## vga_top
module vga_top(
	input ClkPort,
	input BtnC,
	input BtnU,
	input BtnD,
	input BtnR,
	input BtnL,
	input MoveTick,  
	output hSync, vSync,
	output [3:0] vgaR, vgaG, vgaB,
	output An0, An1, An2, An3, An4, An5, An6, An7,
	output Ca, Cb, Cc, Cd, Ce, Cf, Cg, Dp,
	output MemOE, MemWR, RamCS, QuadSpiFlashCS
	);
	wire Reset;
	assign Reset=BtnC;
	wire bright;
	wire[9:0] hc, vc;
	wire[3:0] lives;
	wire [6:0] ssdOut;
	wire [3:0] anode;
	wire [11:0] rgb;
	display_controller dc(.clk(ClkPort), .rst(Reset), .hSync(hSync), .vSync(vSync), .bright(bright), .hCount(hc), .vCount(vc));
	game_control sc(.clk(ClkPort), .en(MoveTick), .bright(bright), .rst(BtnC), .up(BtnU), .down(BtnD),.left(BtnL),.right(BtnR),.hCount(hc), .vCount(vc), .rgb(rgb), .lives(lives));
	display_lives cnt(.clk(ClkPort), .displayNumber(lives), .anode(anode), .ssdOut(ssdOut));
	assign vgaR = rgb[11 : 8];
	assign vgaG = rgb[7  : 4];
	assign vgaB = rgb[3  : 0];
	assign {MemOE, MemWR, RamCS, QuadSpiFlashCS} = 4'b1111;
  ...
Settings: LEC_CHECK=0, CAP_MARGIN=20, CORE_MARGIN=2, CORE_UTILIZATION=72, CTS_CLUSTER_DIAMETER=363, CTS_CLUSTER_SIZE=14, PLACE_DENSITY_LB_ADDON=0.26, SETUP_SLACK_MARGIN=-0.62, SLEW_MARGIN=35; clock period 6.34 ns.
run.sh (not shown) runs the stock make flow with config.mk's settings and CLKGATE_MAP_FILE=.
The starting point reached the layout checks and failed them: setup timing.
Edit:
--- a/flow/config.mk
+++ b/flow/config.mk
@@ -10,6 +10,2 @@
-export CORE_UTILIZATION = 72
-export CTS_CLUSTER_DIAMETER = 363
-export CTS_CLUSTER_SIZE = 14
-export PLACE_DENSITY_LB_ADDON = 0.26
-export SETUP_SLACK_MARGIN = -0.62
-export SLEW_MARGIN = 35
+export CORE_UTILIZATION = 54
+export SLEW_MARGIN = 10
==> flow/constraint.sdc (replaced) <==
create_clock -name core_clock -period 12.0 [get_ports {ClkPort}]
set_input_delay 2.4000 -clock core_clock [delete_from_list [all_inputs] [get_ports {ClkPort}]]
set_output_delay 2.4000 -clock core_clock [all_outputs]
set_load 0.01 [all_outputs]
Outcome: With this change the flow completed with no timing, DRC or antenna violations; routed wire length climbs by 2.0%; sequential share of layout area climbs by 0.21 points; core utilization drops by 20 points; synthesized area is unchanged; die size climbs by 33%; synthesized cell count is unchanged; global-route usage drops by 12 points.
Edit:
--- a/flow/config.mk
+++ b/flow/config.mk
@@ -10,2 +10,3 @@
-export CORE_UTILIZATION = 54
-export SLEW_MARGIN = 10
+export CORE_UTILIZATION = 40
+export PLACE_DENSITY = 0.6
+export SLEW_MARGIN = 20
Design area grows by 1.2%.
Core utilization is lower by 14 points.
Total power rose by 0.46%.
Global-route usage decreases by 11 points.
Clock power went up by 5.9%.
Edit:
--- a/flow/config.mk
+++ b/flow/config.mk
@@ -7,0 +8 @@
+export ABC_AREA = 1
@@ -9 +10,3 @@
-export CORE_MARGIN = 2
+export CELL_PAD_IN_SITES_DETAIL_PLACEMENT = 0
+export CELL_PAD_IN_SITES_GLOBAL_PLACEMENT = 3
+export CORE_MARGIN = 3
@@ -11,2 +14,5 @@
-export PLACE_DENSITY = 0.6
-export SLEW_MARGIN = 20
+export CTS_CLUSTER_DIAMETER = 160
+export CTS_CLUSTER_SIZE = 42
+export GPL_TIMING_DRIVEN = 0
+export PLACE_DENSITY = 0.7
+export SLEW_MARGIN = 15
Outcome:
- This time the run stopped in 3_3_place_gp
- area after synthesis is higher by 11%
- die size goes up by 13%
- synthesized cell count grows by 34%

* * *

## job 2103
Starting RTL as in the previous note.
clock: 12.4 ns
lec_check: 0
abc_area: 0
cap_margin: 20
core_margin: 6
core_utilization: 68
cts_cluster_size: 47
hold_slack_margin: 0.26
max_routing_layer: met5
place_density_lb_addon: 0.25
slew_margin: 30
tns_end_percent: 55
Job 2103 went all the way through synthesis, placement and routing and the layout is clean on timing, DRC and antenna.
Modified inputs, job 428 compared to job 2103
Settings: SETUP_SLACK_MARGIN: unset -> 1.51; MAX_ROUTING_LAYER: met5 -> unset; CORE_MARGIN: 6 -> 2; HOLD_SLACK_MARGIN: 0.26 -> unset; CORE_UTILIZATION: 68 -> 72; TNS_END_PERCENT: 55 -> unset; CTS_CLUSTER_SIZE: 47 -> 14; SLEW_MARGIN: 30 -> 20; ABC_AREA: 0 -> unset; the clock period (ns, I/O delays scaled along): 12.4 -> 6.03.
Findings:
- global routing: job 428 exited with error
- X dimension of the die ends up higher on job 2103.
- Job 428 ended up with a lower pre-CTS worst setup slack than job 2103 did.
- [job 428] post-cts repair resize count rose 208 relative to job 2103
Modified inputs, job 7533 compared to job 428
Settings: CTS_CLUSTER_SIZE no longer set, was 14; PLACE_DENSITY_LB_ADDON no longer set, was 0.25; ABC_AREA now 1, previously not set; PLACE_DENSITY now 0.6, previously not set; SETUP_SLACK_MARGIN no longer set, was 1.51; the clock period (ns, I/O delays scaled along) now 2.91, was 6.03.
Notes after the runs:
- Across job 428 and job 7533, no clean finish was achieved.
- Job 7533: it failed with a tool error in detailed placement, so there are no final results.
- In the flow results for job 428 and job 7533, the total core area is larger on job 7533.
- Between job 7533 and job 428, it is job 7533 whose post-synthesis share of cell area spent on full adders, half adders and majority gates is lower, by 2.2 points.
- Lower area fraction in xor and xnor cells was reported by job 7533, not job 428.
> inputs changed (job 7533 -> job 4814)
Settings: CORE_UTILIZATION: 72 -> 40; ABC_AREA: 1 -> unset; the clock period (ns, I/O delays scaled along): 2.91 -> 9.52.
Notes after the runs:
Number of library cell types mapped by synthesis grows by more than a quarter when moving from job 7533 to job 4814. Adder and majority cell fraction of the synthesized area up 2.2 points in job 4814 wrt job 7533. For the cell area after synthesis, job 4814 came in 10% lower than job 7533 did. Job 4814 vs job 7533, synthesized-area fraction occupied by ao, oa, aoi and oai cells went up by 7.9 points. Placer congestion estimate on job 4814 is down relative to job 7533. Every stage of the flow completed for job 4814, and the final layout passed the timing, DRC and antenna checks.
Power figures rest on the tool's default switching activity, not on a simulated workload.
